== v29 ==
==> flow/design.v <==
module ALU(Ain,Bin,ALUop,out,Z);
input [15:0] Ain, Bin;
input [1:0] ALUop;
output [15:0] out;
output Z;
assign out = (ALUop == 2'b00) ? (Ain + Bin) : (ALUop == 2'b01) ? (Ain - Bin) : (ALUop == 2'b10) ? (Ain & Bin) : (~Bin) ;
assign Z =  (out == 16'b0000000000000000) ?  1'b1 : 1'b0;
endmodule
module regfile(data_in,writenum,write,readnum,clk,data_out);
input [15:0] data_in;
input [2:0] writenum, readnum;
input write, clk;
output [15:0] data_out;
reg [15:0] R[7:0];  
reg [15:0] data_out;
always_ff @ (posedge clk)
begin 
if (write)  
    R[writenum] <= data_in;   
end  
assign data_out = R[readnum];  
endmodule
module shifter(in,shift,sout);
input [15:0] in;
input [1:0] shift;
output [15:0] sout;
reg [15:0] sout;
always_comb 
begin 
    if (shift == 2'b00)
        sout = in;
    else if (shift == 2'b01)
        sout = in << 1;
    else if (shift == 2'b10)
        sout = in >> 1;
    else if (shift == 2'b11)
    begin
      sout = in >> 1;
      sout[15] = in[15];
    end 
    else 
    sout = 16'bxxxxxxxxxxxxxxxx;
end 
endmodule
module datapath (clk, writenum, readnum, write, datapath_in, vsel, loada, loadb, loadc, shift, asel, bsel, ALUop, loads, Z_out, datapath_out);
input write, clk, loada, loadb, loadc, asel, bsel, loads, vsel;
input [1:0] ALUop, shift;
input [2:0] writenum, readnum;
input [15:0] datapath_in;
output Z_out;
output [15:0] datapath_out;
wire [15:0] data_in;
reg[15:0] aloaded, in;
wire [15:0] Bin, Ain;
reg Z_out;
reg [15:0] datapath_out;
wire [15:0] data_out, sout, out;
wire Z;
assign data_in = vsel ? datapath_in : datapath_out;  
regfile REGFILE(data_in, writenum, write, readnum, clk, data_out);  
always_ff @(posedge clk)  
begin
if (loada == 1) 
begin
 aloaded <= data_out ;
end
end 
always_ff @(posedge clk)  
begin
if (loadb == 1) 
begin
 in <= data_out ;
end
end 
shifter SHIFTER(in,shift,sout);
assign Bin = bsel ? ({11'b0, datapath_in[4:0]}) : sout ;  
assign Ain = asel ? (16'b0000000000000000) : aloaded ;
ALU alu(Ain,Bin,ALUop,out,Z);  
always_ff @(posedge clk)  
begin
if (loads == 1) 
begin
 Z_out <= Z ;
end
end 
always_ff @(posedge clk)  
begin
if (loadc == 1) 
begin
 datapath_out <= out ;
end
end 
endmodule 
clock: 2.94 ns
lec_check: 0
abc_area: 0
cap_margin: 20
core_margin: 2
core_utilization: 65
cts_cluster_size: 85
place_density_lb_addon: 0.0
setup_slack_margin: 0.85
slew_margin: 20
tns_end_percent: 5
run.sh (not shown) runs the stock make flow with config.mk's settings and CLKGATE_MAP_FILE=.
What the final checks of v29 revealed, after a flow that finished every stage, was a layout that fails on negative setup slack.
[inputs] v11 vs v29
diff --git a/flow/config.mk b/flow/config.mk
--- a/flow/config.mk
+++ b/flow/config.mk
@@ -8 +7,0 @@
-export ABC_AREA = 0
@@ -11,4 +10 @@
-export CORE_UTILIZATION = 65
-export CTS_CLUSTER_SIZE = 85
-export PLACE_DENSITY_LB_ADDON = 0.0
-export SETUP_SLACK_MARGIN = 0.85
+export CORE_UTILIZATION = 40
@@ -16 +11,0 @@
-export TNS_END_PERCENT = 5
==> flow/constraint.sdc <==
create_clock -name core_clock -period 5.5 [get_ports {clk}]
set_input_delay 1.1000 -clock core_clock [delete_from_list [all_inputs] [get_ports {clk}]]
set_output_delay 1.1000 -clock core_clock [all_outputs]
set_load 0.01 [all_outputs]
==> results <==
- Reported sequential group power for v11 is lower than for v29.
- Comparing v29 and v11, the lower total via count in the routed design was measured on v11.
- Relative to v29, the final cell area reported for v11 is lower.
- From v29 to v11 the numbers moved as follows: total number of cells along the worst setup path down 2; detailed route wirelength on metal3 moved down; first-pass GRT wire length moved down.
- Delta(core utilization, v11 - v29) < 0
- Power ended up 50% lower on v11 than on v29.
- Both conditions hold for v11: the flow ran to the end and the final layout passed the timing, design-rule and antenna checks.
- Higher total routing resource utilization after global routing was reported by v29, not v11.
Setup changes, v11 to v7
diff --git a/flow/config.mk b/flow/config.mk
--- a/flow/config.mk
+++ b/flow/config.mk
@@ -7,0 +8 @@
+export ABC_AREA = 1
@@ -9,2 +10,8 @@
-export CORE_MARGIN = 2
-export CORE_UTILIZATION = 40
+export CELL_PAD_IN_SITES_GLOBAL_PLACEMENT = 2
+export CORE_ASPECT_RATIO = 0.5
+export CORE_MARGIN = 10
+export CORE_UTILIZATION = 47
+export CTS_CLUSTER_DIAMETER = 356
+export CTS_CLUSTER_SIZE = 98
+export PLACE_DENSITY = 0.38
+export SETUP_SLACK_MARGIN = -0.54
@@ -11,0 +19 @@
+export TNS_END_PERCENT = 5
### Flow results
- Cmp v7 vs v11: critical path depth higher in v7
- Sequential share of layout area was lower in v11 than in v7.
- v7 vs v11: average via count per standard cell down
- v7 reached the end of the flow, and the finished layout is clean on the timing, design-rule and antenna checks.
- Delta (v7 minus v11): sequential power closely matched the old numbers, arrival time at the worst endpoint decreased by 860 ps relative to the old numbers.
- v7 vs v11: final cell count without fillers up by more than 10%
- v7 against v11: final setup slack of the worst path rose by 810 ps; worst hold slack rose by 15 ps.
- Of v7 and v11, it is v7 that has the higher post-synthesis instance area.
Changes in v5 relative to v7:
==> flow/config.mk <==
export PLATFORM = sky130hd
export DESIGN_NAME = datapath
export DESIGN_NICKNAME = datapath
export VERILOG_FILES = /design/flow/design.v
export SDC_FILE = /design/flow/constraint.sdc
export NUM_CORES = 4
export LEC_CHECK = 0
export CAP_MARGIN = 20
export CORE_MARGIN = 2
export CORE_UTILIZATION = 65
export MAX_ROUTING_LAYER = met4
export SLEW_MARGIN = 20
export TNS_END_PERCENT = 5
==> flow/constraint.sdc <==
create_clock -name core_clock -period 2.97 [get_ports {clk}]
set_input_delay 0.5940 -clock core_clock [delete_from_list [all_inputs] [get_ports {clk}]]
set_output_delay 0.5940 -clock core_clock [all_outputs]
set_load 0.01 [all_outputs]
==> comparison <==
Layout checks on v5: not met. Flow itself completed; violations: negative setup slack.
Compared with v7, v5 shows a higher wire length.
v5 vs v7 on worst setup slack: v5 is the lower one.
Relative to v7, clock power increased by about 90% in v5.
Compared with v7, in v5 total power now larger; number of cells produced by synthesis moved down.
For v5, the main combinational cell family by area after synthesis was multiplexers, unlike v7, where it was simple AND/OR/NAND/NOR gates.
[compare] base=v7 new=v5: clock share of power fell by 2.4 points; maximum fanout encountered on the critical timing path now sits lower; utilization higher.
--- input diff v5..v19 ---
diff --git a/flow/config.mk b/flow/config.mk
--- a/flow/config.mk
+++ b/flow/config.mk
@@ -10,2 +10 @@
-export CORE_UTILIZATION = 65
-export MAX_ROUTING_LAYER = met4
+export CORE_UTILIZATION = 57
@@ -13 +11,0 @@
-export TNS_END_PERCENT = 5
==> flow/constraint.sdc <==
create_clock -name core_clock -period 3.56 [get_ports {clk}]
set_input_delay 0.7120 -clock core_clock [delete_from_list [all_inputs] [get_ports {clk}]]
set_output_delay 0.7120 -clock core_clock [all_outputs]
set_load 0.01 [all_outputs]
[summary]
- Status v19: flow complete, layout not clean - negative setup slack
- v19 vs v5, share of the clock period used by the worst path after layout went down by 53 points.
- Diff v5 -> v19 | aggregate global-route resource usage | decrease of 15 points
- [diff] minimum setup slack among reg-to-reg paths, v19 relative to v5: improvement
- On v19: wire length of the first global-routing pass is about 21% lower than what v5 gave.
- v19 has diode insertion count for antenna repair below what v5 had.
- The final reports for v19 and v5 show total detailed-routing wirelength lower in the former.
- For the least setup slack across all paths after layout, v19 came in 1390 ps higher than v5 did.
- Compared with v5, v19 shows a final-layout non-clock buffer area share that is 1.3 points higher.
- Sequential share of cell area in v19 is 1.2 points lower than in v5
Edits applied to the flow inputs when going from v19 to v16:
diff --git a/flow/config.mk b/flow/config.mk
--- a/flow/config.mk
+++ b/flow/config.mk
@@ -7,0 +8 @@
+export ABC_AREA = 1
@@ -10 +11,2 @@
-export CORE_UTILIZATION = 57
+export CORE_UTILIZATION = 72
+export PLACE_DENSITY = 0.4
@@ -11,0 +14 @@
+export TNS_END_PERCENT = 5
==> flow/constraint.sdc <==
create_clock -name core_clock -period 2.93 [get_ports {clk}]
set_input_delay 0.5860 -clock core_clock [delete_from_list [all_inputs] [get_ports {clk}]]
set_output_delay 0.5860 -clock core_clock [all_outputs]
set_load 0.01 [all_outputs]
## What came out
- v16 terminated abnormally: global routing reported DPL-0038.
- Going from v19 to v16, chip area line of the yosys report went up; post-placement cell count now sits higher; die span in x moved down.


RTL: the design.v shown in full above, as it stands there.
Settings: LEC_CHECK=0, ABC_AREA=0, CAP_MARGIN=30, CELL_PAD_IN_SITES_GLOBAL_PLACEMENT=1, CORE_ASPECT_RATIO=0.5, CORE_MARGIN=2, CORE_UTILIZATION=40, CTS_CLUSTER_SIZE=16, GPL_ROUTABILITY_DRIVEN=0, GPL_TIMING_DRIVEN=0, MAX_ROUTING_LAYER=met4, MIN_ROUTING_LAYER=met1, SLEW_MARGIN=20, TNS_END_PERCENT=5; clock period 5.09 ns.
The starting point passed the timing, design-rule and antenna checks.
Change:
- ABC_AREA: 0 -> 1
- CAP_MARGIN: 30 -> 20
- CELL_PAD_IN_SITES_GLOBAL_PLACEMENT: 1 -> unset
- CORE_ASPECT_RATIO: 0.5 -> 1.84
- CTS_CLUSTER_SIZE: 16 -> unset
- GPL_TIMING_DRIVEN: 0 -> unset
- MIN_ROUTING_LAYER: met1 -> met2
- TNS_END_PERCENT: 5 -> unset
After rerunning: Combinational power went down by 4.7%. Total power came out higher by 0.98%. Wire length climbs by 18%. Via count climbs by 69%. Design area went down by 2.5%.
Change:
- ABC_AREA: 1 -> unset
- CORE_ASPECT_RATIO: 1.84 -> unset
- CORE_UTILIZATION: 40 -> 64
- GPL_ROUTABILITY_DRIVEN: 0 -> unset
- MAX_ROUTING_LAYER: met4 -> unset
- MIN_ROUTING_LAYER: met2 -> unset
- SETUP_SLACK_MARGIN: unset -> 0.89
- clock period: 5.09 -> 3.05 ns (I/O delays scaled with it)
=> Now the flow completed, yet does not pass: setup timing. Clock-buffer cell count falls by 2. Flip-flop count is unchanged. Utilization increases by 44 points.
Change:
- CORE_UTILIZATION: 64 -> 58
- SETUP_SLACK_MARGIN: 0.89 -> unset
- clock period: 3.05 -> 2.97 ns (I/O delays scaled with it)
The changed run finished but failed the layout checks on setup timing.
Sequential power grows by about 2%.
Setup slack is better by 0.84 ns.
Wire length falls by 34%.
First-iteration DRC count goes down by 62%.
Count of clock-buffer cells in the layout goes down by 1.
Final area is lower by 2.6%.
Synthesized area does not change.
Power came out lower by 4.1%.
Global-route usage fell by 16 points.
Change:
- CORE_UTILIZATION: 58 -> 65
- CTS_CLUSTER_DIAMETER: unset -> 374
- CTS_CLUSTER_SIZE: unset -> 17
- SETUP_SLACK_MARGIN: unset -> -0.29
The new run completed, yet does not pass: setup timing.
Clock power rises by about 6%.
Critical path depth rises by 4.
Final area rises by 1.6%.
Sequential power stays flat.
Via count rises by about 27%.
Total power rises by 6.6%.
Register-to-register slack loses 0.58 ns.
Routed wire length rises by about 50%.
Change:
- CORE_UTILIZATION: 65 -> 68
- CTS_CLUSTER_DIAMETER: 374 -> unset
- CTS_CLUSTER_SIZE: 17 -> unset
- clock period: 2.97 -> 4.37 ns (I/O delays scaled with it)
Outcome: This time the run ended with an error in clock tree synthesis (4_1_cts). Die size goes down by about 4.3%. Area after synthesis is unchanged. Synthesized cell count is unchanged.
Power is estimated from default activity; no workload was simulated.
